[flow/config.mk]
export PLATFORM = sky130hd
export DESIGN_NAME = radar
export DESIGN_NICKNAME = radar
export VERILOG_FILES = /design/flow/design.v
export SDC_FILE = /design/flow/constraint.sdc
export NUM_CORES = 4
export LEC_CHECK = 0
export ABC_AREA = 0
export CAP_MARGIN = 20
export CORE_ASPECT_RATIO = 0.51
export CORE_MARGIN = 7
export CORE_UTILIZATION = 40
export CTS_CLUSTER_DIAMETER = 371
export GPL_TIMING_DRIVEN = 1
export PLACE_DENSITY_LB_ADDON = 0.14
export SLEW_MARGIN = 15
[flow/constraint.sdc]
create_clock -name core_clock -period 22.8 [get_ports {clk}]
set_input_delay 4.5600 -clock core_clock [delete_from_list [all_inputs] [get_ports {clk}]]
set_output_delay 4.5600 -clock core_clock [all_outputs]
set_load 0.01 [all_outputs]
[flow/design.v]
`timescale 10ns/1ns
module servo( input clk, input rst, output reg PWM, input [1:0]boton_cambiar_grados );
integer contador;
integer frecuencia;
integer auxContador;
reg C;
always@(posedge clk) begin
if (rst) begin
	PWM<=0;
	contador<=0;
end else begin
PWM<=~boton_cambiar_grados;
	auxContador=auxContador+1;
	if(boton_cambiar_grados==1)
		begin
				contador<= contador +1;                      
				if (contador< 75_000) 
				begin
					PWM <= 1;
				end
				else
				if (contador < 1_900_000)  
				begin
				PWM <= 0;
				end
	end			
	else if(boton_cambiar_grados==2)
		begin
				contador<= contador +1;                      
				if (contador<150_000)  
				begin
					PWM <= 1;
				end
				else
				if (contador < 1_850_000)  
				begin
				PWM <= 0;
				end
	end	
	else if(boton_cambiar_grados==3)
		begin
				contador<= contador +1;                      
				if (contador<240_000)	 
				begin
					PWM <= 1;
				end
				else
				if (contador < 1_800_000)  
				begin
				PWM <= 0;
				end
	end
	if(contador >=2_100_000)  
	begin
		contador <= 0;
	end			
end
end
 endmodule 
module ultrasonido1(input ultra, input clk, input rst, input echo, output reg done, output reg trigger, output reg [15:0] distance);
	parameter divH = 1000; 
	parameter divL = 2000;
	integer countF;
	integer countEcho;
	always @(posedge clk) begin 
		if (rst | ultra) 
		begin 
			countF <= 0;
			trigger <= 0;
		end 
		else 
		begin
			countF <= countF +1;  
			if (countF < divH+1)
				trigger <= 1;
			else
			if (countF < divL+1)
				trigger <= 0;
			else 
				countF <= 0;
		end
	end
	always @(posedge clk) begin
		if (rst) begin
			countEcho <= 0;
			done <= 0;
			distance <= 0;
		end
		else if (echo == 1) begin
			countEcho <= countEcho +1;
			done <= 0;
		end
		else
		begin
			if (echo == 0 & countEcho != 0)	
				distance <= (~countEcho*340)/2000000;
				countEcho <=0;
				done <= 1; 	
		end
	end
endmodule
`timescale 10ns/1ns
 module radar(  input clk, input rst, input echo, input [1:0] boton_cambiar_grados, output done, output trigger,
 output [15:0] distance, output PWM, input ultra);
 servo   servo( .clk (clk), .rst(rst), .PWM(PWM), .boton_cambiar_grados(boton_cambiar_grados));
 ultrasonido1 ultrasonido2( .ultra(ultra), .clk(clk), .rst(rst),  .echo(echo), .done(done), .trigger(trigger),.distance(distance));
 endmodule
[flow/run.sh]
#!/bin/bash
# the make line also repeats each setting of config.mk as NAME=value (left out here)
make -C /OpenROAD-flow-scripts/flow DESIGN_CONFIG=/design/flow/config.mk WORK_HOME=/design/flow/orfs CLKGATE_MAP_FILE= finish
==> impl_metrics.env, run 1 <==
# flow metrics
export IMPL_reg2reg_to="ultrasonido2.distance[8]"
export IMPL_adder_share=0.114
export IMPL_fin_crit_sh=0.960
export IMPL_cp_startpoint="ultrasonido2.countEcho[2]"
export IMPL_port_buffers=24
export IMPL_grt_usage=0.246
export IMPL_clkTransAtPathRegs_ns=0.06
export IMPL_grt_ovfl_total=0
export IMPL_r2r_cells=63
export IMPL_crit_family="AND-OR/OR-AND gates"
export IMPL_slew_limit_headroom=0.149
export IMPL_holdCritStartpoint="ultrasonido2.distance[15]"
export IMPL_fillCellCount=5075
export IMPL_dieArea_um2=57600
export IMPL_dieHeight_um=175
export IMPL_regArea_um2=2300
export IMPL_grt_max_degree=33
export IMPL_synthFlopType="dfxtp_1"
export IMPL_hp_class="reg2reg"
export IMPL_synth_top_area_share=0.113
export IMPL_worstHoldEndpoint="ultrasonido2.distance[15]"
export IMPL_firstDrtPassIters=8
export IMPL_rsz0062_at_grt="false"
export IMPL_warnings=30
export IMPL_clkSinkCount=115
export IMPL_hold_depth=1
export IMPL_avgRoutedWirePerCell_um=22.2
export IMPL_critPathSlowestCell="ha_1"
export IMPL_numSynthFlops=115
export IMPL_crit_end="ultrasonido2.distance[8]"
export IMPL_grt_pass1_vias=19100
export IMPL_reg2reg_from="ultrasonido2.countEcho[2]"
export IMPL_vias_per_cell=6.35
export IMPL_min_period_ns=21.88
export IMPL_worst_pin_slew_ns=1.28
export IMPL_fp_nets=2888
export IMPL_mux_share=0.0166
export IMPL_gp_congestion=1.07
export IMPL_cts_root_buf="clkbuf_16"
export IMPL_topCellsByArea="dfxtp_1, xnor2_1, ha_1"
export IMPL_setup_violations=0
export IMPL_nets=2873
export IMPL_report_final_slew_viol_count=0
export IMPL_syn_area_um2=20300
export IMPL_status="finished clean"
export IMPL_finalSetupTns_ns=0
export IMPL_antenna_found_initial=1
export IMPL_die_w_um=329
export IMPL_yosysUniqueCellTypes=143
export IMPL_finalWirelength_um=75200
export IMPL_critPathKind="reg2reg"
export IMPL_drt_initial_drc_count=2507
export IMPL_crit_path_start_kind="flip-flop"
export IMPL_clockBufferDepth=2
export IMPL_route_detailed_drc=0
export IMPL_fin_skew_ns=0.0162
export IMPL_path_depth=63
export IMPL_synth_cellmix_simpleShare=0.275
export IMPL_ctsHtreeMaxLevel=4
export IMPL_grt_pass1_wl_um=114000
export IMPL_yosysWarnings=2
export IMPL_syn_instance_count=2725
export IMPL_rows=58
export IMPL_worst_ep_arrival_time_ns=22.18
export IMPL_cts_buffers=17
export IMPL_most_common_cell="nor2_1"
export IMPL_dp_hpwl_um=62100
export IMPL_cts_tree="yes"
export IMPL_yosys_area_share_aoi=0.303
export IMPL_cp_required_ns=23.09
export IMPL_largest_area_cell="dfxtp_1"
export IMPL_critPathMaxStageDelay_ns=0.63
export IMPL_async_reset_ff_frac=0
export IMPL_fp_util=0.409
export IMPL_synth_xor_xnor_area_share=0.122
export IMPL_crit_buf_inv=2
export IMPL_max_freq_ghz=0.0457
export IMPL_endpoint_kind="flip-flop"
export IMPL_top_cells_by_count="nor2_1, nand2_1, xnor2_1"
export IMPL_synth_avg_cell_area_um2=7.45
export IMPL_clk_latency_ns=0.42
export IMPL_comb_area_um2=17000
export IMPL_ys_cells=2725
export IMPL_io_pins=25
export IMPL_area_growth_pct=8.39
export IMPL_worstPathMaxFanout=17
export IMPL_edf_count=0
export IMPL_yosys_stat_seqShare=0.113
export IMPL_maxCapViolCount=0
export IMPL_coreArea_um2=49600
export IMPL_r2r_slack_ns=0.92
export IMPL_cts_hold_buffers=0
export IMPL_hold_viol_final=0
export IMPL_yosys_stat_area_um2=20300
export IMPL_num_vias=21500
export IMPL_ant_nets=0
export IMPL_top_logic_kind="AND-OR/OR-AND gates"
metal layers:
| layer | share of wire | track usage | wire, um | up-vias |
|---|---|---|---|---|
| li1 | - | - | - | 10100 |
| met1 | 0.54 | 0.414 | 40600 | 10200 |
| met2 | 0.33 | 0.280 | 24800 | 1051 |
| met3 | 0.12 | 0.0882 | 9130 | 55 |
| met4 | 0.0098 | 0.0320 | 734 | 0 |
| met5 | 0 | 0 | 0 | - |
timing repair:
item / 4_1_cts / 5_1_grt
hold endpoints to repair: 0 / 0
setup buffers: 0 / 6
resized: 0 / 25
setup endpoints to repair: 0 / 16
metrics by stage:
stage | cell area (um2) | std cells | worst slack (ns) | hold slack, ns | utilization
global placement | 21200 | 3344 | 0.390 | 0.440 | 0.427
detailed placement | 21200 | 3345 | 0.225 | 0.442 | 0.427
floorplan | 20300 | 2725 | 5.52 | 0.438 | -
global route | 22000 | 3383 | 0.0483 | 0.479 | 0.443
finish | 22000 | 3384 | 0.916 | 0.456 | 0.443
CTS | 21800 | 3377 | 0.0953 | 0.465 | 0.439
layout make-up:
| cell class | count | share of cell area |
|---|---|---|
| clock buffers | 17 | 0.0193 |
| flip-flops and latches | 115 | 0.105 |
| repair buffers | 73 | 0.0281 |
| clock inverters | 15 | 0.00751 |
| diodes | 1 | 0.000114 |
| inverters | 173 | 0.0295 |
| multi-input cells | 2330 | 0.773 |
| well taps | 660 | 0.0375 |
==> inputs of run 2 (changes only) <==
Settings changed: ABC_AREA 0 to 1, CAP_MARGIN 20 to 0, CORE_ASPECT_RATIO 0.51 to unset, CORE_MARGIN 7 to 2, CORE_UTILIZATION 40 to 72, CTS_CLUSTER_DIAMETER 371 to unset, GPL_TIMING_DRIVEN 1 to unset, HOLD_SLACK_MARGIN set to -0.09, PLACE_DENSITY_LB_ADDON 0.14 to 0.2, SETUP_SLACK_MARGIN set to -0.95, SLEW_MARGIN 15 to 20, TNS_END_PERCENT set to 5.
Clock period 22.8 ns to 14.5 ns, I/O delays scaled along.
==> run 2 against run 1 <==
Against the previous run: the run now fails in global routing (5_1_grt); die size shrank 44%; synthesized cell count grew 37%; synthesized area grew 9.6%.
==> impl_metrics.env, run 2 <==
# yosys + openroad results
export IMPL_status="aborted with a tool error"
export IMPL_lastStage="global routing (5_1_grt)"
export IMPL_tool_error="[ERROR GRT-0232] Routing congestion too high. Check the congestion heatmap in the GUI."
export IMPL_gp_congestion=1.10
export IMPL_grt_usage=0.950
export IMPL_edf_count=0
export IMPL_cts_root_buf="clkbuf_16"
export IMPL_adder_share=0.104
export IMPL_clkSinkCount=115
export IMPL_cts_buffers=17
export IMPL_fp_nets=3894
export IMPL_largest_area_cell="nand2_1"
export IMPL_cts_hold_buffers=0
export IMPL_place_ws_ns=-1.20
export IMPL_clockBufferDepth=2
export IMPL_fp_util=0.729
export IMPL_synthFlopType="dfxtp_1"
export IMPL_grt_ovfl_total=1628
export IMPL_synth_avg_cell_area_um2=5.96
export IMPL_synth_top_area_share=0.168
export IMPL_numSynthFlops=115
export IMPL_dp_hpwl_um=60100
export IMPL_yosys_stat_seqShare=0.104
export IMPL_synth_xor_xnor_area_share=0.0451
export IMPL_ys_cells=3731
export IMPL_coreArea_um2=30500
export IMPL_die_w_um=180
export IMPL_syn_area_um2=22200
export IMPL_dieArea_um2=32300
export IMPL_yosysWarnings=2
export IMPL_topCellsByArea="nand2_1, dfxtp_1, inv_1"
export IMPL_ctsHtreeMaxLevel=4
export IMPL_rows=64
export IMPL_mux_share=0
export IMPL_yosysUniqueCellTypes=68
export IMPL_yosys_stat_area_um2=22200
export IMPL_io_pins=25
export IMPL_port_buffers=24
export IMPL_place_inst=4630
export IMPL_synth_cellmix_simpleShare=0.546
export IMPL_syn_instance_count=3731
export IMPL_dieHeight_um=180
export IMPL_most_common_cell="nand2_1"
export IMPL_yosys_area_share_aoi=0.0635
export IMPL_top_cells_by_count="nand2_1, inv_1, nand3_1, nor2_1, nand2_2"
export IMPL_top_logic_kind="simple AND/OR/NAND/NOR gates"
export IMPL_async_reset_ff_frac=0
==> run 2: routing by layer <==
metal  overflow  global-route usage
met5          4               0.427
met4        402                1.07
met3         16               0.766
met2       1190                1.17
met1         16               0.881
==> run 2: metrics by stage <==
step	instance area (um2)	utilization	hold slack [ns]
4_1_cts	27300	0.895	0.485
3_5_place_dp	26500	0.868	0.470
3_3_place_gp	26500	0.868	0.431
2_1_floorplan	22200	-	0.417
==> run 2: repair_timing <==
action                                  CTS
setup buffers                             9
pin swaps                                 9
cloned                                    4
endpoints found under the setup margin   15
gates resized                            34
==> inputs of run 3 (changes only) <==
Settings changed: CAP_MARGIN 0 to 20, CORE_ASPECT_RATIO set to 0.5, CTS_CLUSTER_DIAMETER set to 348, CTS_CLUSTER_SIZE set to 100, HOLD_SLACK_MARGIN -0.09 to unset, PLACE_DENSITY set to 0.37, PLACE_DENSITY_LB_ADDON 0.2 to unset, SETUP_SLACK_MARGIN -0.95 to 4.25, TNS_END_PERCENT 5 to 10.
Clock period 14.5 ns to 14.6 ns, I/O delays scaled along.
==> run 3 against run 2 <==
Against the previous run: now fails the layout checks on setup timing; synthesized area stayed put; synthesized cell count unchanged; die size increased by 0.26%.
==> impl_metrics.env, run 3 <==
# flow metrics
export IMPL_status="failed layout checks"
export IMPL_so_violations="setup timing"
export IMPL_avgRoutedWirePerCell_um=17.3
export IMPL_cts_buffers=17
export IMPL_synthFlopType="dfxtp_1"
export IMPL_rsz0062_at_grt="true"
export IMPL_crit_path_start_kind="flip-flop"
export IMPL_warnings=36
export IMPL_gp_congestion=1.07
export IMPL_most_common_cell="nand2_1"
export IMPL_ctsHtreeMaxLevel=4
export IMPL_worstHoldEndpoint="ultrasonido2.countF[0]"
export IMPL_async_reset_ff_frac=0
export IMPL_yosysWarnings=2
export IMPL_largest_area_cell="nand2_1"
export IMPL_crit_family="simple AND/OR/NAND/NOR gates"
export IMPL_cp_required_ns=14.95
export IMPL_yosys_stat_seqShare=0.104
export IMPL_nets=4315
export IMPL_reg2reg_to="ultrasonido2.distance[10]"
export IMPL_clkSinkCount=115
export IMPL_grt_pass1_wl_um=117000
export IMPL_slew_limit_headroom=0.374
export IMPL_top_logic_kind="simple AND/OR/NAND/NOR gates"
export IMPL_cts_tree="yes"
export IMPL_setup_violations=16
export IMPL_topCellsByArea="nand2_1, dfxtp_1, inv_1"
export IMPL_diodes=0
export IMPL_port_buffers=24
export IMPL_dieArea_um2=32400
export IMPL_grt_pass1_vias=25300
export IMPL_crit_end="ultrasonido2.distance[10]"
export IMPL_critPathMaxStageDelay_ns=0.60
export IMPL_hold_depth=1
export IMPL_io_pins=25
export IMPL_antenna_found_initial=0
export IMPL_yosysUniqueCellTypes=68
export IMPL_place_ws_ns=-0.811
export IMPL_clkTransAtPathRegs_ns=0.06
export IMPL_max_freq_ghz=0.0635
export IMPL_min_period_ns=15.74
export IMPL_fp_util=0.733
export IMPL_hp_class="reg2reg"
export IMPL_yosys_area_share_aoi=0.0635
export IMPL_endpoint_kind="flip-flop"
export IMPL_coreArea_um2=30300
export IMPL_top_cells_by_count="nand2_1, inv_1, nand3_1, nor2_1, nand2_2"
export IMPL_numSynthFlops=115
export IMPL_clk_latency_ns=0.46
export IMPL_synth_top_area_share=0.168
export IMPL_path_depth=123
export IMPL_critPathKind="reg2reg"
export IMPL_worstPathMaxFanout=17
export IMPL_ant_nets=0
export IMPL_firstDrtPassIters=10
export IMPL_ys_cells=3731
export IMPL_syn_instance_count=3731
export IMPL_cts_root_buf="clkbuf_16"
export IMPL_hold_viol_final=0
export IMPL_setup_slack_ns=-1.14
export IMPL_edf_count=0
export IMPL_dp_hpwl_um=53000
export IMPL_crit_buf_inv=21
export IMPL_rows=45
export IMPL_fin_skew_ns=0.0100
export IMPL_fin_crit_sh=1.08
export IMPL_drt_initial_drc_count=4133
export IMPL_mux_share=0
export IMPL_route_detailed_drc=0
export IMPL_r2r_slack_ns=-1.14
export IMPL_dieHeight_um=128
export IMPL_finalWirelength_um=79000
export IMPL_cp_startpoint="ultrasonido2.countEcho[18]"
export IMPL_worst_pin_slew_ns=0.936
export IMPL_die_w_um=252
export IMPL_synth_avg_cell_area_um2=5.96
export IMPL_grt_ovfl_total=0
export IMPL_num_vias=27800
export IMPL_area_growth_pct=22.7
export IMPL_grt_max_degree=33
export IMPL_adder_share=0.104
export IMPL_syn_area_um2=22200
export IMPL_cpMostUsedCell="nand2_1"
export IMPL_clockBufferDepth=2
export IMPL_r2r_cells=123
export IMPL_fp_nets=3894
export IMPL_critPathSlowestCell="fa_1"
export IMPL_grt_usage=0.433
export IMPL_reg2reg_from="ultrasonido2.countEcho[18]"
export IMPL_holdCritStartpoint="ultrasonido2.countF[0]"
export IMPL_synth_cellmix_simpleShare=0.546
export IMPL_report_final_slew_viol_count=0
export IMPL_vias_per_cell=6.09
export IMPL_worst_ep_arrival_time_ns=16.09
export IMPL_yosys_stat_area_um2=22200
export IMPL_maxCapViolCount=0
export IMPL_synth_xor_xnor_area_share=0.0451
export IMPL_post_route_util=0.899
-- run 3: routing by layer --
metal	up-vias	global-route usage	wire, um
met5	-	0	0
met4	0	0.224	5680
met3	637	0.0735	9100
met2	2151	0.761	35900
met1	12400	0.510	28300
li1	12600	-	-
-- run 3: per-stage QoR --
step           hold slack [ns]  TNS [ns]  instance area [um2]  cells
6_report                 0.456    -13.61                27300   4564
5_1_grt                  0.492    -27.15                27300   4564
4_1_cts                  0.461     -3.29                26500   4542
3_5_place_dp             0.453     -7.47                25400   4484
3_3_place_gp             0.428     -1.95                25400   4484
2_1_floorplan            0.417         0                22300   3731
-- run 3: repair_timing --
item | in CTS | in global routing
setup buffers | 20 | 17
resized | 80 | 135
endpoints found under the hold margin | 0 | 0
hold buffers | 0 | 0
setup endpoints to repair | 16 | 16
cloned | 6 | 5
pin swaps | 34 | 48
-- run 3: cell type report --
class                   instances  area, um2
well taps                     399        499
repair buffers                452       3750
flip-flops and latches        115       2310
clock buffers                  18        439
inverters                     624       2410
multi-input cells            2942      17700
clock inverters                14        168
fillers                      1533       3060
==> inputs of run 4 (changes only) <==
Settings changed: ABC_AREA 1 to unset, CELL_PAD_IN_SITES_DETAIL_PLACEMENT set to 2, CORE_ASPECT_RATIO 0.5 to 1.69, CORE_UTILIZATION 72 to 40, CTS_CLUSTER_DIAMETER 348 to 157, CTS_CLUSTER_SIZE 100 to 55, GPL_TIMING_DRIVEN set to 0, MAX_ROUTING_LAYER set to met4, MIN_ROUTING_LAYER set to met2, PLACE_DENSITY 0.37 to unset, SETUP_SLACK_MARGIN 4.25 to 5.0, SLEW_MARGIN 20 to 40, TNS_END_PERCENT 10 to unset.
Clock period 14.6 ns to 18.8 ns, I/O delays scaled along.
==> run 4 against run 3 <==
Against the previous run: synthesized area is 8.7% lower; the flow now stops in clock tree synthesis (4_1_cts); synthesized cell count is 27% lower; die size up 62%.
==> impl_metrics.env, run 4 <==
# yosys + openroad results
export IMPL_place_inst=3403
export IMPL_numSynthFlops=115
export IMPL_syn_instance_count=2725
export IMPL_die_w_um=177
export IMPL_fp_nets=2888
export IMPL_lastStage="clock tree synthesis (4_1_cts)"
export IMPL_yosys_stat_area_um2=20300
export IMPL_synth_top_area_share=0.113
export IMPL_rows=107
export IMPL_synth_avg_cell_area_um2=7.45
export IMPL_status="aborted with a tool error"
export IMPL_syn_area_um2=20300
export IMPL_adder_share=0.114
export IMPL_dieArea_um2=52600
export IMPL_fp_util=0.404
export IMPL_synth_xor_xnor_area_share=0.122
export IMPL_ys_cells=2725
export IMPL_io_pins=25
export IMPL_async_reset_ff_frac=0
export IMPL_port_buffers=23
export IMPL_dieHeight_um=297
export IMPL_synth_cellmix_simpleShare=0.275
export IMPL_dp_hpwl_um=82200
export IMPL_mux_share=0.0166
export IMPL_gp_congestion=1.04
export IMPL_top_logic_kind="AND-OR/OR-AND gates"
export IMPL_yosys_area_share_aoi=0.303
export IMPL_place_ws_ns=-3.50
export IMPL_tool_error="[ERROR DPL-0033] detailed placement checks failed during check placement."
export IMPL_most_common_cell="nor2_1"
export IMPL_yosysUniqueCellTypes=143
export IMPL_yosysWarnings=2
export IMPL_topCellsByArea="dfxtp_1, xnor2_1, ha_1"
export IMPL_edf_count=0
export IMPL_yosys_stat_seqShare=0.113
export IMPL_top_cells_by_count="nor2_1, nand2_1, xnor2_1"
export IMPL_dpl_cell_area_um2=22700
export IMPL_synthFlopType="dfxtp_1"
export IMPL_coreArea_um2=50200
export IMPL_largest_area_cell="dfxtp_1"
run 4: per-stage QoR:
stage          TNS (ns)  utilization  hold WS [ns]
3_5_place_dp     -50.47        0.453         0.447
3_3_place_gp     -37.39        0.451         0.437
2_1_floorplan         0            -         0.438
==> inputs of run 5 (changes only) <==
Settings changed: CAP_MARGIN 20 to 40, CELL_PAD_IN_SITES_DETAIL_PLACEMENT 2 to unset, CELL_PAD_IN_SITES_GLOBAL_PLACEMENT set to 0, CORE_ASPECT_RATIO 1.69 to 0.5, CORE_MARGIN 2 to 10, CORE_UTILIZATION 40 to 72, CTS_CLUSTER_DIAMETER 157 to 149, CTS_CLUSTER_SIZE 55 to 93, GPL_ROUTABILITY_DRIVEN set to 1, GPL_TIMING_DRIVEN 0 to unset, MAX_ROUTING_LAYER met4 to unset, MIN_ROUTING_LAYER met2 to unset, PLACE_DENSITY_LB_ADDON set to 0.18, SLEW_MARGIN 40 to 20, TNS_END_PERCENT set to 25.
Clock period 18.8 ns to 39.6 ns, I/O delays scaled along.
==> run 5 against run 4 <==
Against the previous run: synthesized area unchanged; synthesized cell count unchanged; now clean on timing, DRC and antenna; die size shrank 32%.
==> impl_metrics.env, run 5 <==
# flow metrics
export IMPL_gp_congestion=1.02
export IMPL_crit_family="AND-OR/OR-AND gates"
export IMPL_rsz0062_at_grt="false"
export IMPL_syn_area_um2=20300
export IMPL_numSynthFlops=115
export IMPL_report_final_slew_viol_count=0
export IMPL_reg2reg_to="ultrasonido2.distance[10]"
export IMPL_area_growth_pct=5.38
export IMPL_clkSinkCount=115
export IMPL_endpoint_kind="flip-flop"
export IMPL_critPathSlowestCell="xor2_1"
export IMPL_cts_buffers=17
export IMPL_coreArea_um2=27700
export IMPL_dieArea_um2=35700
export IMPL_mux_share=0.0166
export IMPL_warnings=30
export IMPL_syn_instance_count=2725
export IMPL_cts_resized=0
export IMPL_grt_max_degree=47
export IMPL_rows=43
export IMPL_fp_util=0.732
export IMPL_cts_tree="yes"
export IMPL_yosys_area_share_aoi=0.303
export IMPL_synthFlopType="dfxtp_1"
export IMPL_io_pins=25
export IMPL_drt_initial_drc_count=3067
export IMPL_hp_class="reg2reg"
export IMPL_ant_nets=0
export IMPL_dp_hpwl_um=48300
export IMPL_status="finished clean"
export IMPL_vias_per_cell=7.22
export IMPL_finalWirelength_um=65500
export IMPL_worst_ep_arrival_time_ns=22.26
export IMPL_synth_avg_cell_area_um2=7.45
export IMPL_hold_depth=1
export IMPL_async_reset_ff_frac=0
export IMPL_fp_nets=2888
export IMPL_top_logic_kind="AND-OR/OR-AND gates"
export IMPL_ys_cells=2725
export IMPL_top_cells_by_count="nor2_1, nand2_1, xnor2_1"
export IMPL_dieHeight_um=139
export IMPL_r2r_slack_ns=17.65
export IMPL_grt_usage=0.343
export IMPL_synth_top_area_share=0.113
export IMPL_yosys_stat_seqShare=0.113
export IMPL_max_freq_ghz=0.0456
export IMPL_r2r_cells=66
export IMPL_clockBufferDepth=2
export IMPL_path_depth=66
export IMPL_critPathMaxStageDelay_ns=0.71
export IMPL_layout_cells_non_filler=3086
export IMPL_fillCellCount=2080
export IMPL_worstHoldEndpoint="ultrasonido2.distance[11]"
export IMPL_port_buffers=24
export IMPL_worst_pin_slew_ns=0.921
export IMPL_synth_cellmix_simpleShare=0.275
export IMPL_fin_crit_sh=0.554
export IMPL_nets=2855
export IMPL_firstDrtPassIters=10
export IMPL_most_common_cell="nor2_1"
export IMPL_synth_xor_xnor_area_share=0.122
export IMPL_grt_pass1_wl_um=105000
export IMPL_hold_ws_ns=0.455
export IMPL_finalSetupTns_ns=0
export IMPL_ctsHtreeMaxLevel=4
export IMPL_grt_pass1_vias=20400
export IMPL_crit_buf_inv=5
export IMPL_antenna_found_initial=0
export IMPL_clkTransAtPathRegs_ns=0.07
export IMPL_topCellsByArea="dfxtp_1, xnor2_1, ha_1"
export IMPL_maxCapViolCount=0
export IMPL_worstPathMaxFanout=46
export IMPL_critPathKind="reg2reg"
export IMPL_dpl_cell_area_um2=20700
export IMPL_place_inst=3048
export IMPL_stdcell_area_um2=21400
export IMPL_die_w_um=257
export IMPL_route_detailed_drc=0
export IMPL_fin_skew_ns=0.0161
export IMPL_yosysWarnings=2
export IMPL_yosys_stat_area_um2=20300
export IMPL_crit_end="ultrasonido2.distance[10]"
export IMPL_cp_required_ns=39.92
export IMPL_yosysUniqueCellTypes=143
export IMPL_num_vias=22300
export IMPL_post_route_util=0.772
export IMPL_setup_violations=0
export IMPL_hold_viol_final=0
export IMPL_clk_latency_ns=0.45
export IMPL_edf_count=0
export IMPL_cts_hold_buffers=0
export IMPL_holdCritStartpoint="ultrasonido2.distance[11]"
export IMPL_grt_ovfl_total=0
export IMPL_min_period_ns=21.95
export IMPL_diodes=0
export IMPL_cts_root_buf="clkbuf_16"
export IMPL_largest_area_cell="dfxtp_1"
export IMPL_avgRoutedWirePerCell_um=21.2
export IMPL_reg2reg_from="ultrasonido2.countEcho[13]"
export IMPL_slew_limit_headroom=0.386
export IMPL_adder_share=0.114
export IMPL_cp_startpoint="ultrasonido2.countEcho[13]"
export IMPL_postCtsSetupBuffers=0
export IMPL_crit_path_start_kind="flip-flop"
[run 5: cell type report]
cell class              count  area [um2]  share of cell area
clock buffers              17         425              0.0199
well taps                 382         478              0.0224
clock inverters            14         179             0.00837
repair buffers             55         478              0.0224
flip-flops and latches    115        2300               0.108
multi-input cells        2330       16900               0.789
inverters                 173         649              0.0304
[run 5: routing by layer]
layer,share of wire,GRT usage,up-vias
li1,-,-,10100
met1,0.40,0.433,10300
met2,0.45,0.566,1534
met3,0.10,0.0596,295
met5,0,0,-
met4,0.045,0.151,0
[run 5: metrics by stage]
step	setup slack, ns
2_1_floorplan	22.32
3_3_place_gp	18.38
3_5_place_dp	17.95
4_1_cts	17.81
5_1_grt	16.46
6_report	17.65
==> inputs of run 6 (changes only) <==
Settings changed: ABC_AREA set to 1, CAP_MARGIN 40 to 20, CORE_MARGIN 10 to 2, CTS_CLUSTER_DIAMETER 149 to 393, CTS_CLUSTER_SIZE 93 to unset, GPL_ROUTABILITY_DRIVEN 1 to 0, PLACE_DENSITY_LB_ADDON 0.18 to 0.01, SETUP_SLACK_MARGIN 5.0 to unset, TNS_END_PERCENT 25 to 85.
Clock period 39.6 ns to 17.0 ns, I/O delays scaled along.
==> run 6 against run 5 <==
Against the previous run: still clean; synthesized cell count is 37% higher; wire length barely moved; clock skew about the same; maximum frequency up 35%; cell count is 37% higher; die size is 9.3% lower; flip-flop count unchanged; setup slack got worse by 17 ns; hold slack worse by 0.0020 ns; critical path type unchanged; largest cell class unchanged; highest routed layer unchanged.
==> impl_metrics.env, run 6 <==
# flow metrics
export IMPL_status="finished clean"
export IMPL_ant_nets=0
export IMPL_grt_pass1_vias=21800
export IMPL_hold_viol_final=0
export IMPL_topCellsByArea="nand2_1, dfxtp_1, inv_1"
export IMPL_most_common_cell="nand2_1"
export IMPL_coreArea_um2=30300
export IMPL_dp_hpwl_um=49000
export IMPL_mux_share=0
export IMPL_r2r_cells=118
export IMPL_die_w_um=252
export IMPL_min_period_ns=16.25
export IMPL_cts_root_buf="clkbuf_16"
export IMPL_r2r_slack_ns=0.75
export IMPL_crit_family="simple AND/OR/NAND/NOR gates"
export IMPL_grt_max_degree=33
export IMPL_avgRoutedWirePerCell_um=15.5
export IMPL_fp_util=0.733
export IMPL_cts_tree="yes"
export IMPL_reg2reg_to="ultrasonido2.distance[8]"
export IMPL_edf_count=0
export IMPL_fp_nets=3894
export IMPL_yosys_area_share_aoi=0.0635
export IMPL_layout_cells_non_filler=4227
export IMPL_cp_startpoint="ultrasonido2.countEcho[4]"
export IMPL_crit_end="ultrasonido2.distance[8]"
export IMPL_diodes=0
export IMPL_yosysWarnings=2
export IMPL_syn_instance_count=3731
export IMPL_fin_skew_ns=0.0157
export IMPL_rows=45
export IMPL_synth_avg_cell_area_um2=5.96
export IMPL_numSynthFlops=115
export IMPL_firstDrtPassIters=7
export IMPL_route_detailed_drc=0
export IMPL_drt_initial_drc_count=2613
export IMPL_yosysUniqueCellTypes=68
export IMPL_top_logic_kind="simple AND/OR/NAND/NOR gates"
export IMPL_clkSinkCount=115
export IMPL_dieHeight_um=128
export IMPL_reg2reg_from="ultrasonido2.countEcho[4]"
export IMPL_endpoint_kind="flip-flop"
export IMPL_ys_cells=3731
export IMPL_worst_pin_slew_ns=0.866
export IMPL_syn_area_um2=22200
export IMPL_max_freq_ghz=0.0616
export IMPL_finalWirelength_um=65500
export IMPL_dpl_cell_area_um2=22700
export IMPL_largest_area_cell="nand2_1"
export IMPL_hp_class="reg2reg"
export IMPL_hold_depth=1
export IMPL_maxCapViolCount=0
export IMPL_top_cells_by_count="nand2_1, inv_1, nand3_1, nor2_1, nand2_2"
export IMPL_cts_buffers=17
export IMPL_path_depth=118
export IMPL_grt_pass1_wl_um=99200
export IMPL_port_buffers=24
export IMPL_cpMostUsedCell="nand2_1"
export IMPL_synthFlopType="dfxtp_1"
export IMPL_cts_hold_buffers=0
export IMPL_slew_limit_headroom=0.418
export IMPL_dieArea_um2=32400
export IMPL_antenna_found_initial=0
export IMPL_yosys_stat_seqShare=0.104
export IMPL_ctsHtreeMaxLevel=4
export IMPL_crit_path_start_kind="flip-flop"
export IMPL_worstPathMaxFanout=17
export IMPL_crit_buf_inv=21
export IMPL_area_growth_pct=10.2
export IMPL_critPathSlowestCell="fa_1"
export IMPL_vias_per_cell=5.84
export IMPL_clk_latency_ns=0.43
export IMPL_stdcell_area_um2=24500
export IMPL_grt_usage=0.365
export IMPL_critPathKind="reg2reg"
export IMPL_place_inst=4138
export IMPL_grt_ovfl_total=0
export IMPL_nets=3978
export IMPL_num_vias=24700
export IMPL_synth_top_area_share=0.168
export IMPL_yosys_stat_area_um2=22200
export IMPL_worstHoldEndpoint="ultrasonido2.countEcho[18]"
export IMPL_synth_cellmix_simpleShare=0.546
export IMPL_clockBufferDepth=2
export IMPL_synth_xor_xnor_area_share=0.0451
export IMPL_setup_violations=0
export IMPL_cp_required_ns=17.28
export IMPL_async_reset_ff_frac=0
export IMPL_fin_crit_sh=0.956
export IMPL_warnings=31
export IMPL_critPathMaxStageDelay_ns=0.59
export IMPL_clkTransAtPathRegs_ns=0.06
export IMPL_holdCritStartpoint="ultrasonido2.countEcho[18]"
export IMPL_worst_ep_arrival_time_ns=16.52
export IMPL_adder_share=0.104
export IMPL_io_pins=25
export IMPL_report_final_slew_viol_count=0
run 6: metal layers:
metal	GRT usage	wire, um	vias to the layer above
met5	0	0	-
met4	0.140	2900	0
met3	0.0321	5230	292
met2	0.650	30900	1246
met1	0.461	26500	11200
li1	-	-	12000
run 6: cell type report:
type                       count  area [um2]
clock buffer                  17         425
clock inverter                15         160
fill                        2269        5840
inverter                     624        2420
multi-input combinational   2952       17700
sequential                   115        2320
tap                          399         499
timing repair buffer         105         942
run 6: metrics by stage:
| stage | setup WS (ns) | TNS (ns) | util | hold WS (ns) |
|---|---|---|---|---|
| 2_1_floorplan | 2.85 | 0 | - | 0.417 |
| 3_3_place_gp | 0.119 | 0 | 0.747 | 0.430 |
| 3_5_place_dp | -0.213 | -0.484 | 0.747 | 0.448 |
| 4_1_cts | 0.108 | 0 | 0.768 | 0.462 |
| 5_1_grt | -0.247 | -0.880 | 0.807 | 0.480 |
| 6_report | 0.754 | 0 | 0.807 | 0.453 |
run 6: what timing repair did:
item	in CTS	in global routing
pin swaps	2	41
gates resized	4	198
gates cloned	0	18
setup buffers	5	34
endpoints found under the setup margin	6	16
==> inputs of run 7 (changes only) <==
Settings changed: CORE_ASPECT_RATIO 0.5 to 1.78, CORE_UTILIZATION 72 to 65, TNS_END_PERCENT 85 to 80.
Clock period 17.0 ns to 15.5 ns, I/O delays scaled along.
==> run 7 against run 6 <==
Against the previous run: the flow now stops in global routing (5_1_grt); synthesized area is the same; die size is 10% higher; synthesized cell count unchanged.
==> impl_metrics.env, run 7 <==
# yosys + openroad results
export IMPL_yosys_area_share_aoi=0.0635
export IMPL_mux_share=0
export IMPL_ys_cells=3731
export IMPL_numSynthFlops=115
export IMPL_topCellsByArea="nand2_1, dfxtp_1, inv_1"
export IMPL_cts_buffers=17
export IMPL_ctsHtreeMaxLevel=4
export IMPL_syn_area_um2=22200
export IMPL_synth_cellmix_simpleShare=0.546
export IMPL_io_pins=25
export IMPL_dp_hpwl_um=63600
export IMPL_rows=90
export IMPL_dieArea_um2=35800
export IMPL_synth_avg_cell_area_um2=5.96
export IMPL_edf_count=0
export IMPL_top_cells_by_count="nand2_1, inv_1, nand3_1, nor2_1, nand2_2"
export IMPL_dieHeight_um=251
export IMPL_adder_share=0.104
export IMPL_lastStage="global routing (5_1_grt)"
export IMPL_place_ws_ns=-0.732
export IMPL_yosysWarnings=2
export IMPL_clkSinkCount=115
export IMPL_clockBufferDepth=2
export IMPL_cts_root_buf="clkbuf_16"
export IMPL_synthFlopType="dfxtp_1"
export IMPL_status="aborted with a tool error"
export IMPL_most_common_cell="nand2_1"
export IMPL_yosys_stat_area_um2=22200
export IMPL_grt_usage=0.488
export IMPL_synth_top_area_share=0.168
export IMPL_largest_area_cell="nand2_1"
export IMPL_port_buffers=24
export IMPL_yosysUniqueCellTypes=68
export IMPL_yosys_stat_seqShare=0.104
export IMPL_syn_instance_count=3731
export IMPL_synth_xor_xnor_area_share=0.0451
export IMPL_coreArea_um2=33800
export IMPL_die_w_um=143
export IMPL_top_logic_kind="simple AND/OR/NAND/NOR gates"
export IMPL_async_reset_ff_frac=0
export IMPL_fp_nets=3894
export IMPL_fp_util=0.658
export IMPL_tool_error="[ERROR GRT-0116] Global routing finished with congestion. Check the congestion regions in the DRC Viewer."
export IMPL_grt_ovfl_total=2
## run 7: timing repair
item	in CTS
setup buffers	16
endpoints found under the hold margin	0
hold buffers	0
gates resized	70
endpoints found under the setup margin	16
pin swaps	21
cloned	5
## run 7: through the flow
| stage | area (um2) | instances |
|---|---|---|
| 2_1_floorplan | 22200 | 3731 |
| 3_3_place_gp | 25300 | 4493 |
| 3_5_place_dp | 25300 | 4493 |
| 4_1_cts | 26300 | 4546 |
## run 7: layer usage
layer  track usage  GRT overflow
met1         0.425             0
met2         0.797             0
met3         0.205             0
met4         0.509             2
met5        0.0413             0
==> inputs of run 8 (changes only) <==
Settings changed: ABC_AREA 1 to unset, CELL_PAD_IN_SITES_GLOBAL_PLACEMENT 0 to unset, CORE_ASPECT_RATIO 1.78 to unset, CORE_UTILIZATION 65 to 40, CTS_CLUSTER_DIAMETER 393 to unset, GPL_ROUTABILITY_DRIVEN 0 to unset, PLACE_DENSITY_LB_ADDON 0.01 to unset, TNS_END_PERCENT 80 to unset.
Clock period 15.5 ns to 25.0 ns, I/O delays scaled along.
==> run 8 against run 7 <==
Against the previous run: now clean on timing, DRC and antenna; synthesized cell count shrank 27%; synthesized area shrank 8.7%; die size grew 47%.
==> impl_metrics.env, run 8 <==
# flow metrics
export IMPL_status="finished clean"
export IMPL_synthFlopType="dfxtp_1"
export IMPL_met2_usage=0.425
export IMPL_cpMostUsedCell="nor2_1"
export IMPL_postCtsSetupBuffers=0
export IMPL_ctsHtreeMaxLevel=4
export IMPL_min_period_ns=22.86
export IMPL_finalSetupTns_ns=0
export IMPL_area_growth_pct=6.89
export IMPL_cp_startpoint="ultrasonido2.countEcho[18]"
export IMPL_finalWirelength_um=66600
export IMPL_ant_nets=0
export IMPL_place_inst=3333
export IMPL_rsz0062_at_grt="false"
export IMPL_critPathKind="reg2reg"
export IMPL_cts_root_buf="clkbuf_16"
export IMPL_largest_area_cell="dfxtp_1"
export IMPL_critPathSlowestCell="o21ai_1"
export IMPL_most_common_cell="nor2_1"
export IMPL_grt_ovfl_total=0
export IMPL_coreArea_um2=50100
export IMPL_met3_usage=0.0245
export IMPL_dp_hpwl_um=53300
export IMPL_clockBufferDepth=2
export IMPL_grt_pass1_wl_um=108000
export IMPL_ys_cells=2725
export IMPL_crit_path_start_kind="flip-flop"
export IMPL_fin_skew_ns=0.0143
export IMPL_grt_usage=0.245
export IMPL_antenna_found_initial=0
export IMPL_worst_pin_slew_ns=1.06
export IMPL_yosysUniqueCellTypes=143
export IMPL_port_buffers=24
export IMPL_fin_crit_sh=0.914
export IMPL_setup_violations=0
export IMPL_crit_buf_inv=3
export IMPL_syn_instance_count=2725
export IMPL_use_met1=0.320
export IMPL_reg2reg_from="ultrasonido2.countEcho[18]"
export IMPL_cp_required_ns=25.26
export IMPL_numSynthFlops=115
export IMPL_maxCapViolCount=0
export IMPL_gp_congestion=0.933
export IMPL_grt_busiest_layer="met2"
export IMPL_num_vias=21100
export IMPL_synth_xor_xnor_area_share=0.122
export IMPL_holdCritStartpoint="ultrasonido2.distance[12]"
export IMPL_diodes=0
export IMPL_synth_cellmix_simpleShare=0.275
export IMPL_clkSinkCount=115
export IMPL_edf_count=0
export IMPL_cts_buffers=17
export IMPL_vias_per_cell=6.28
export IMPL_hold_viol_final=0
export IMPL_topCellsByArea="dfxtp_1, xnor2_1, ha_1"
export IMPL_critPathMaxStageDelay_ns=0.85
export IMPL_worst_ep_arrival_time_ns=23.12
export IMPL_mux_share=0.0166
export IMPL_reg2reg_to="ultrasonido2.distance[8]"
export IMPL_async_reset_ff_frac=0
export IMPL_endpoint_kind="flip-flop"
export IMPL_r2r_slack_ns=2.14
export IMPL_crit_end="ultrasonido2.distance[8]"
export IMPL_top_cells_by_count="nor2_1, nand2_1, xnor2_1"
export IMPL_slew_limit_headroom=0.288
export IMPL_drt_initial_drc_count=1639
export IMPL_grt_pass1_vias=20000
export IMPL_grt_max_degree=47
export IMPL_clkTransAtPathRegs_ns=0.07
export IMPL_top_logic_kind="AND-OR/OR-AND gates"
export IMPL_route_detailed_drc=0
export IMPL_cts_resized=0
export IMPL_clk_latency_ns=0.41
export IMPL_hold_depth=2
export IMPL_adder_share=0.114
export IMPL_synth_avg_cell_area_um2=7.45
export IMPL_fp_nets=2888
export IMPL_fp_util=0.405
export IMPL_nets=2843
export IMPL_worstPathMaxFanout=46
export IMPL_cts_tree="yes"
export IMPL_avgRoutedWirePerCell_um=19.8
export IMPL_cts_hold_buffers=0
export IMPL_warnings=30
export IMPL_yosys_stat_area_um2=20300
export IMPL_synth_top_area_share=0.113
export IMPL_hp_class="reg2reg"
export IMPL_max_freq_ghz=0.0437
export IMPL_yosysWarnings=2
export IMPL_io_pins=25
export IMPL_dieArea_um2=52500
export IMPL_rows=82
export IMPL_die_w_um=229
export IMPL_layout_cells_non_filler=3365
export IMPL_firstDrtPassIters=6
export IMPL_r2r_cells=65
export IMPL_crit_family="AND-OR/OR-AND gates"
export IMPL_dieHeight_um=229
export IMPL_yosys_area_share_aoi=0.303
export IMPL_report_final_slew_viol_count=0
export IMPL_yosys_stat_seqShare=0.113
export IMPL_syn_area_um2=20300
export IMPL_path_depth=65
export IMPL_worstHoldEndpoint="ultrasonido2.distance[12]"
run 8: per-layer routing:
| metal | routed length [um] | up-vias |
|---|---|---|
| li1 | - | 10100 |
| met1 | 29700 | 10200 |
| met2 | 31700 | 734 |
| met3 | 3440 | 130 |
| met4 | 1790 | 0 |
| met5 | 0 | - |
run 8: through the flow:
step	worst slack (ns)	util	area, um2	hold slack (ns)
after floorplan	7.72	-	20300	0.438
after global placement	2.85	0.420	21000	0.444
after detailed placement	2.31	0.420	21100	0.455
after CTS	2.26	0.433	21700	0.465
after global routing	1.03	0.433	21700	0.481
final	2.14	0.433	21700	0.459
run 8: layout make-up:
type | count | area [um2]
multi-input combinational | 2330 | 16900
clock buffer | 17 | 425
fill | 5239 | 28400
timing repair buffer | 43 | 383
inverter | 173 | 649
tap | 672 | 841
clock inverter | 15 | 185
sequential | 115 | 2300
==> inputs of run 9 (changes only) <==
Settings changed: ABC_AREA set to 1, CORE_UTILIZATION 40 to 66.
Clock period 25.0 ns to 23.3 ns, I/O delays scaled along.
==> run 9 against run 8 <==
Against the previous run: die size decreased by 33%; largest cell class unchanged; first-iteration DRC count increased by 26%; flip-flop count unchanged; maximum frequency increased by 12%; wire length decreased by 5.1%.
==> impl_metrics.env, run 9 <==
# flow metrics
export IMPL_max_freq_ghz=0.0489
export IMPL_synth_cellmix_simpleShare=0.546
export IMPL_worstPathMaxFanout=51
export IMPL_grt_pass1_vias=22000
export IMPL_diodes=0
export IMPL_warnings=33
export IMPL_critPathKind="reg2reg"
export IMPL_nets=3882
export IMPL_dp_hpwl_um=51500
export IMPL_topCellsByArea="nand2_1, dfxtp_1, inv_1"
export IMPL_port_buffers=24
export IMPL_yosys_stat_area_um2=22200
export IMPL_top_logic_kind="simple AND/OR/NAND/NOR gates"
export IMPL_worst_ep_arrival_time_ns=20.74
export IMPL_clkTransAtPathRegs_ns=0.07
export IMPL_dieHeight_um=188
export IMPL_yosysUniqueCellTypes=68
export IMPL_r2r_slack_ns=2.84
export IMPL_grt_pass1_wl_um=104000
export IMPL_clk_latency_ns=0.43
export IMPL_crit_path_start_kind="flip-flop"
export IMPL_cts_buffers=17
export IMPL_fp_nets=3894
export IMPL_synth_avg_cell_area_um2=5.96
export IMPL_fillCellCount=3113
export IMPL_regArea_um2=2300
export IMPL_clkSinkCount=115
export IMPL_hold_ws_ns=0.451
export IMPL_grt_usage=0.352
export IMPL_antenna_found_initial=0
export IMPL_setup_violations=0
export IMPL_r2r_cells=116
export IMPL_avgRoutedWirePerCell_um=15.1
export IMPL_synth_xor_xnor_area_share=0.0451
export IMPL_fp_util=0.666
export IMPL_worstHoldEndpoint="ultrasonido2.countF[0]"
export IMPL_yosys_stat_seqShare=0.104
export IMPL_setup_slack_ns=2.84
export IMPL_cts_resized=0
export IMPL_finalWirelength_um=63300
export IMPL_rows=67
export IMPL_report_final_slew_viol_count=0
export IMPL_fin_crit_sh=0.878
export IMPL_grt_max_degree=52
export IMPL_slew_limit_headroom=0.366
export IMPL_synth_top_area_share=0.168
export IMPL_grt_ovfl_total=0
export IMPL_route_detailed_drc=0
export IMPL_hold_depth=1
export IMPL_largest_area_cell="nand2_1"
export IMPL_synthFlopType="dfxtp_1"
export IMPL_hp_class="reg2reg"
export IMPL_reg2reg_to="ultrasonido2.distance[8]"
export IMPL_area_growth_pct=3.35
export IMPL_cts_tree="yes"
export IMPL_async_reset_ff_frac=0
export IMPL_cts_hold_buffers=0
export IMPL_ant_nets=0
export IMPL_edf_count=0
export IMPL_io_pins=25
export IMPL_clockBufferDepth=2
export IMPL_cp_startpoint="ultrasonido2.countEcho[7]"
export IMPL_place_ws_ns=3.32
export IMPL_comb_area_um2=16900
export IMPL_postCtsSetupBuffers=0
export IMPL_crit_end="ultrasonido2.distance[8]"
export IMPL_path_depth=116
export IMPL_finalSetupTns_ns=0
export IMPL_cpMostUsedCell="nand2_1"
export IMPL_min_period_ns=20.46
export IMPL_fin_skew_ns=0.0149
export IMPL_gp_congestion=1.02
export IMPL_yosys_area_share_aoi=0.0635
export IMPL_ctsHtreeMaxLevel=4
export IMPL_die_w_um=188
export IMPL_cts_root_buf="clkbuf_16"
export IMPL_critPathSlowestCell="nand3_2"
export IMPL_crit_family="simple AND/OR/NAND/NOR gates"
export IMPL_reg2reg_from="ultrasonido2.countEcho[7]"
export IMPL_endpoint_kind="flip-flop"
export IMPL_status="finished clean"
export IMPL_top_cells_by_count="nand2_1, inv_1, nand3_1, nor2_1, nand2_2"
export IMPL_syn_area_um2=22200
export IMPL_rsz0062_at_grt="false"
export IMPL_numSynthFlops=115
export IMPL_num_vias=23600
export IMPL_yosysWarnings=2
export IMPL_cp_required_ns=23.59
export IMPL_maxCapViolCount=0
export IMPL_adder_share=0.104
export IMPL_coreArea_um2=33400
export IMPL_holdCritStartpoint="ultrasonido2.countF[0]"
export IMPL_critPathMaxStageDelay_ns=0.76
export IMPL_syn_instance_count=3731
export IMPL_mux_share=0
export IMPL_dieArea_um2=35200
export IMPL_crit_buf_inv=15
export IMPL_firstDrtPassIters=6
export IMPL_worst_pin_slew_ns=0.948
export IMPL_vias_per_cell=5.64
export IMPL_most_common_cell="nand2_1"
export IMPL_hold_viol_final=0
export IMPL_ys_cells=3731
export IMPL_drt_initial_drc_count=2063
run 9: metal layers:
layer	track usage	wire length (um)	vias to the layer above
met5	0	0	-
met1	0.448	27200	10700
li1	-	-	11700
met3	0.0354	4030	176
met2	0.614	29900	919
met4	0.131	2190	0
run 9: layout make-up:
class	count	area share
clock buffers	17	0.0185
clock inverters	15	0.00697
inverters	624	0.105
multi-input cells	2934	0.734
flip-flops and latches	115	0.100
well taps	448	0.0244
repair buffers	27	0.0114
run 9: stage by stage:
| stage | cells | cell area, um2 | util |
|---|---|---|---|
| floorplan | 3731 | 22200 | - |
| global placement | 4148 | 22400 | 0.671 |
| detailed placement | 4148 | 22400 | 0.671 |
| CTS | 4180 | 23000 | 0.689 |
| global route | 4180 | 23000 | 0.689 |
| finish | 4180 | 23000 | 0.689 |
==> inputs of run 10 (changes only) <==
Settings changed: ABC_AREA 1 to unset, CORE_UTILIZATION 66 to 53.
Clock period 23.3 ns to 20.7 ns, I/O delays scaled along.
==> run 10 against run 9 <==
Against the previous run: still clean on timing, DRC and antenna; hold slack improved by 0.0070 ns; cell count is 22% lower; first-iteration DRC count down 16%; die size is 13% higher; largest cell class unchanged; highest routed layer unchanged.
==> impl_metrics.env, run 10 <==
# flow metrics
export IMPL_finalSetupTns_ns=0
export IMPL_worstPathMaxFanout=13
export IMPL_synth_xor_xnor_area_share=0.122
export IMPL_numSynthFlops=115
export IMPL_crit_family="AND-OR/OR-AND gates"
export IMPL_yosys_stat_seqShare=0.113
export IMPL_io_pins=25
export IMPL_fillCellCount=3626
export IMPL_worst_ep_arrival_time_ns=20.08
export IMPL_synthFlopType="dfxtp_1"
export IMPL_area_growth_pct=10.3
export IMPL_clkTransAtPathRegs_ns=0.06
export IMPL_dieArea_um2=39900
export IMPL_grt_usage=0.326
export IMPL_coreArea_um2=37700
export IMPL_clkSinkCount=115
export IMPL_setup_violations=0
export IMPL_r2r_cells=69
export IMPL_maxCapViolCount=0
export IMPL_ctsHtreeMaxLevel=4
export IMPL_crit_buf_inv=7
export IMPL_clockBufferDepth=2
export IMPL_cp_startpoint="ultrasonido2.countEcho[6]"
export IMPL_critPathSlowestCell="or4_1"
export IMPL_syn_area_um2=20300
export IMPL_crit_end="ultrasonido2.distance[10]"
export IMPL_fin_crit_sh=0.957
export IMPL_dp_hpwl_um=52500
export IMPL_grt_max_degree=33
export IMPL_grt_ovfl_total=0
export IMPL_avgRoutedWirePerCell_um=20.1
export IMPL_top_logic_kind="AND-OR/OR-AND gates"
export IMPL_ant_nets=0
export IMPL_rows=71
export IMPL_layout_cells_non_filler=3278
export IMPL_finalWirelength_um=65900
export IMPL_holdCritStartpoint="ultrasonido2.distance[13]"
export IMPL_adder_share=0.114
export IMPL_yosysWarnings=2
export IMPL_grt_pass1_wl_um=106000
export IMPL_gp_congestion=0.973
export IMPL_mux_share=0.0166
export IMPL_route_detailed_drc=0
export IMPL_cts_root_buf="clkbuf_16"
export IMPL_hp_class="reg2reg"
export IMPL_worst_pin_slew_ns=1.05
export IMPL_ys_cells=2725
export IMPL_endpoint_kind="flip-flop"
export IMPL_edf_count=0
export IMPL_clk_latency_ns=0.41
export IMPL_firstDrtPassIters=8
export IMPL_cp_required_ns=20.96
export IMPL_topCellsByArea="dfxtp_1, xnor2_1, ha_1"
export IMPL_grt_pass1_vias=20200
export IMPL_die_w_um=200
export IMPL_r2r_slack_ns=0.88
export IMPL_critPathMaxStageDelay_ns=0.64
export IMPL_synth_cellmix_simpleShare=0.275
export IMPL_hold_viol_final=0
export IMPL_cts_buffers=17
export IMPL_diodes=0
export IMPL_antenna_found_initial=0
export IMPL_nets=2917
export IMPL_critPathKind="reg2reg"
export IMPL_synth_avg_cell_area_um2=7.45
export IMPL_path_depth=69
export IMPL_fp_nets=2888
export IMPL_yosysUniqueCellTypes=143
export IMPL_drt_initial_drc_count=1735
export IMPL_hold_depth=1
export IMPL_dieHeight_um=200
export IMPL_max_freq_ghz=0.0505
export IMPL_report_final_slew_viol_count=0
export IMPL_largest_area_cell="dfxtp_1"
export IMPL_cts_tree="yes"
export IMPL_slew_limit_headroom=0.296
export IMPL_fin_skew_ns=0.0122
export IMPL_dpl_cell_area_um2=21200
export IMPL_synth_top_area_share=0.113
export IMPL_top_cells_by_count="nor2_1, nand2_1, xnor2_1"
export IMPL_stdcell_area_um2=22400
export IMPL_async_reset_ff_frac=0
export IMPL_crit_path_start_kind="flip-flop"
export IMPL_worstHoldEndpoint="ultrasonido2.distance[13]"
export IMPL_yosys_area_share_aoi=0.303
export IMPL_port_buffers=24
export IMPL_place_inst=3224
export IMPL_vias_per_cell=6.49
export IMPL_reg2reg_from="ultrasonido2.countEcho[6]"
export IMPL_warnings=32
export IMPL_syn_instance_count=2725
export IMPL_num_vias=21300
export IMPL_min_period_ns=19.82
export IMPL_reg2reg_to="ultrasonido2.distance[10]"
export IMPL_yosys_stat_area_um2=20300
export IMPL_fp_util=0.539
export IMPL_most_common_cell="nor2_1"
export IMPL_status="finished clean"
[run 10: what timing repair did]
item,in CTS,in global routing
hold buffers,0,0
setup buffers,1,19
endpoints found under the hold margin,0,0
resized,1,61
cloned,0,1
pin swaps,2,11
setup endpoints to repair,4,16
[run 10: routing by layer]
layer / GRT usage / wire, um / part of all wire / vias up
li1: - / - / - / 10200
met1: 0.427 / 29100 / 0.44 / 10200
met2: 0.551 / 31200 / 0.47 / 741
met3: 0.0319 / 3260 / 0.049 / 153
met4: 0.122 / 2380 / 0.036 / 0
met5: 0 / 0 / 0 / -
[run 10: stage by stage]
stage	hold WS [ns]	utilization	setup slack (ns)
after floorplan	0.438	-	3.42
after global placement	0.440	0.564	0.237
after detailed placement	0.449	0.564	-0.0677
after CTS	0.463	0.580	0.0280
after global routing	0.489	0.594	-0.119
final	0.458	0.594	0.884
[run 10: final cells by class]
type | count | area, um2 | area share
Clock buffer | 19 | 453 | 0.0202
Multi-Input combinational cell | 2331 | 17200 | 0.770
Timing Repair Buffer | 116 | 943 | 0.0422
Tap cell | 511 | 639 | 0.0286
Sequential cell | 115 | 2300 | 0.103
Clock inverter | 13 | 149 | 0.00665
Inverter | 173 | 649 | 0.0290
==> inputs of run 11 (changes only) <==
Settings changed: ABC_AREA set to 1, CORE_UTILIZATION 53 to 69, CTS_CLUSTER_DIAMETER set to 219, CTS_CLUSTER_SIZE set to 48, PLACE_DENSITY_LB_ADDON set to 0.19.
Clock period 20.7 ns to 20.5 ns, I/O delays scaled along.
==> run 11 against run 10 <==
Against the previous run: die size down 16%; synthesized cell count up 37%; synthesized area up 9.6%; non-clock buffer count down 78; clock skew down 0.0038 ns; utilization up 13 points; hold slack worse by 0.011 ns.
==> impl_metrics.env, run 11 <==
# flow metrics
export IMPL_status="finished clean"
export IMPL_rsz0062_at_grt="false"
export IMPL_crit_end="ultrasonido2.distance[10]"
export IMPL_crit_path_start_kind="flip-flop"
export IMPL_syn_area_um2=22200
export IMPL_vias_per_cell=5.75
export IMPL_gp_congestion=1.05
export IMPL_cp_startpoint="ultrasonido2.countEcho[4]"
export IMPL_clkSinkCount=115
export IMPL_finalWirelength_um=64600
export IMPL_maxCapViolCount=0
export IMPL_warnings=31
export IMPL_antenna_found_initial=0
export IMPL_fp_util=0.703
export IMPL_critPathMaxStageDelay_ns=0.56
export IMPL_avgRoutedWirePerCell_um=15.6
export IMPL_hold_viol_final=0
export IMPL_crit_family="simple AND/OR/NAND/NOR gates"
export IMPL_coreArea_um2=31600
export IMPL_max_freq_ghz=0.0535
export IMPL_r2r_cells=112
export IMPL_synth_xor_xnor_area_share=0.0451
export IMPL_ant_nets=0
export IMPL_firstDrtPassIters=6
export IMPL_dieHeight_um=183
export IMPL_topCellsByArea="nand2_1, dfxtp_1, inv_1"
export IMPL_worst_ep_arrival_time_ns=19.02
export IMPL_clkTransAtPathRegs_ns=0.06
export IMPL_r2r_slack_ns=1.80
export IMPL_synth_top_area_share=0.168
export IMPL_cp_required_ns=20.82
export IMPL_synth_cellmix_simpleShare=0.546
export IMPL_die_w_um=183
export IMPL_yosysUniqueCellTypes=68
export IMPL_yosys_stat_seqShare=0.104
export IMPL_cpMostUsedCell="nand2_1"
export IMPL_place_ws_ns=0.772
export IMPL_adder_share=0.104
export IMPL_rows=65
export IMPL_yosys_area_share_aoi=0.0635
export IMPL_yosys_stat_area_um2=22200
export IMPL_reg2reg_from="ultrasonido2.countEcho[4]"
export IMPL_largest_area_cell="nand2_1"
export IMPL_finalSetupTns_ns=0
export IMPL_setup_violations=0
export IMPL_clockBufferDepth=2
export IMPL_drt_initial_drc_count=2128
export IMPL_area_growth_pct=3.75
export IMPL_num_vias=23800
export IMPL_hp_class="reg2reg"
export IMPL_most_common_cell="nand2_1"
export IMPL_worstHoldEndpoint="ultrasonido2.countF[0]"
export IMPL_grt_pass1_vias=22500
export IMPL_grt_pass1_wl_um=106000
export IMPL_cts_root_buf="clkbuf_16"
export IMPL_setup_slack_ns=1.80
export IMPL_crit_buf_inv=17
export IMPL_regArea_um2=2300
export IMPL_top_cells_by_count="nand2_1, inv_1, nand3_1, nor2_1, nand2_2"
export IMPL_comb_area_um2=16900
export IMPL_cts_tree="yes"
export IMPL_fillCellCount=2706
export IMPL_grt_max_degree=52
export IMPL_holdCritStartpoint="ultrasonido2.countF[0]"
export IMPL_grt_ovfl_total=0
export IMPL_grt_usage=0.379
export IMPL_synth_avg_cell_area_um2=5.96
export IMPL_critPathKind="reg2reg"
export IMPL_mux_share=0
export IMPL_io_pins=25
export IMPL_nets=3893
export IMPL_path_depth=112
export IMPL_fin_skew_ns=0.00838
export IMPL_endpoint_kind="flip-flop"
export IMPL_worst_pin_slew_ns=1.05
export IMPL_min_period_ns=18.70
export IMPL_clk_latency_ns=0.43
export IMPL_cts_buffers=17
export IMPL_ys_cells=3731
export IMPL_async_reset_ff_frac=0
export IMPL_dp_hpwl_um=52200
export IMPL_numSynthFlops=115
export IMPL_fp_nets=3894
export IMPL_yosysWarnings=2
export IMPL_syn_instance_count=3731
export IMPL_slew_limit_headroom=0.299
export IMPL_report_final_slew_viol_count=0
export IMPL_dpl_cell_area_um2=22300
export IMPL_top_logic_kind="simple AND/OR/NAND/NOR gates"
export IMPL_critPathSlowestCell="fa_1"
export IMPL_ctsHtreeMaxLevel=4
export IMPL_synthFlopType="dfxtp_1"
export IMPL_reg2reg_to="ultrasonido2.distance[10]"
export IMPL_dieArea_um2=33700
export IMPL_edf_count=0
export IMPL_worstPathMaxFanout=32
export IMPL_route_detailed_drc=0
export IMPL_fin_crit_sh=0.912
export IMPL_port_buffers=24
export IMPL_hold_depth=1
export IMPL_stdcell_area_um2=23100
## run 11: layer usage
| metal | up-vias | global-route usage | wire length, um |
|---|---|---|---|
| met5 | - | 0 | 0 |
| met2 | 1038 | 0.655 | 30100 |
| met4 | 0 | 0.158 | 2720 |
| li1 | 11800 | - | - |
| met1 | 10800 | 0.472 | 26900 |
| met3 | 216 | 0.0519 | 4820 |
## run 11: area by class of cell
cell class / instances / area share
clock inverter: 15 / 0.00803
tap: 402 / 0.0218
inverter: 624 / 0.104
timing repair buffer: 38 / 0.0150
antenna: 1 / 0.000109
clock buffer: 17 / 0.0184
sequential: 115 / 0.0998
multi-input combinational: 2934 / 0.733
## run 11: what timing repair did
action | 4_1_cts | 5_1_grt
gates resized | 0 | 5
hold buffers | 0 | 0
setup buffers | 0 | 9
endpoints found under the setup margin | 0 | 16
## run 11: metrics by stage
step	std cells	hold WS, ns	utilization
finish	4146	0.447	0.729
detailed placement	4104	0.439	0.706
floorplan	3731	0.417	-
CTS	4136	0.453	0.726
global placement	4104	0.430	0.706
global route	4145	0.462	0.729
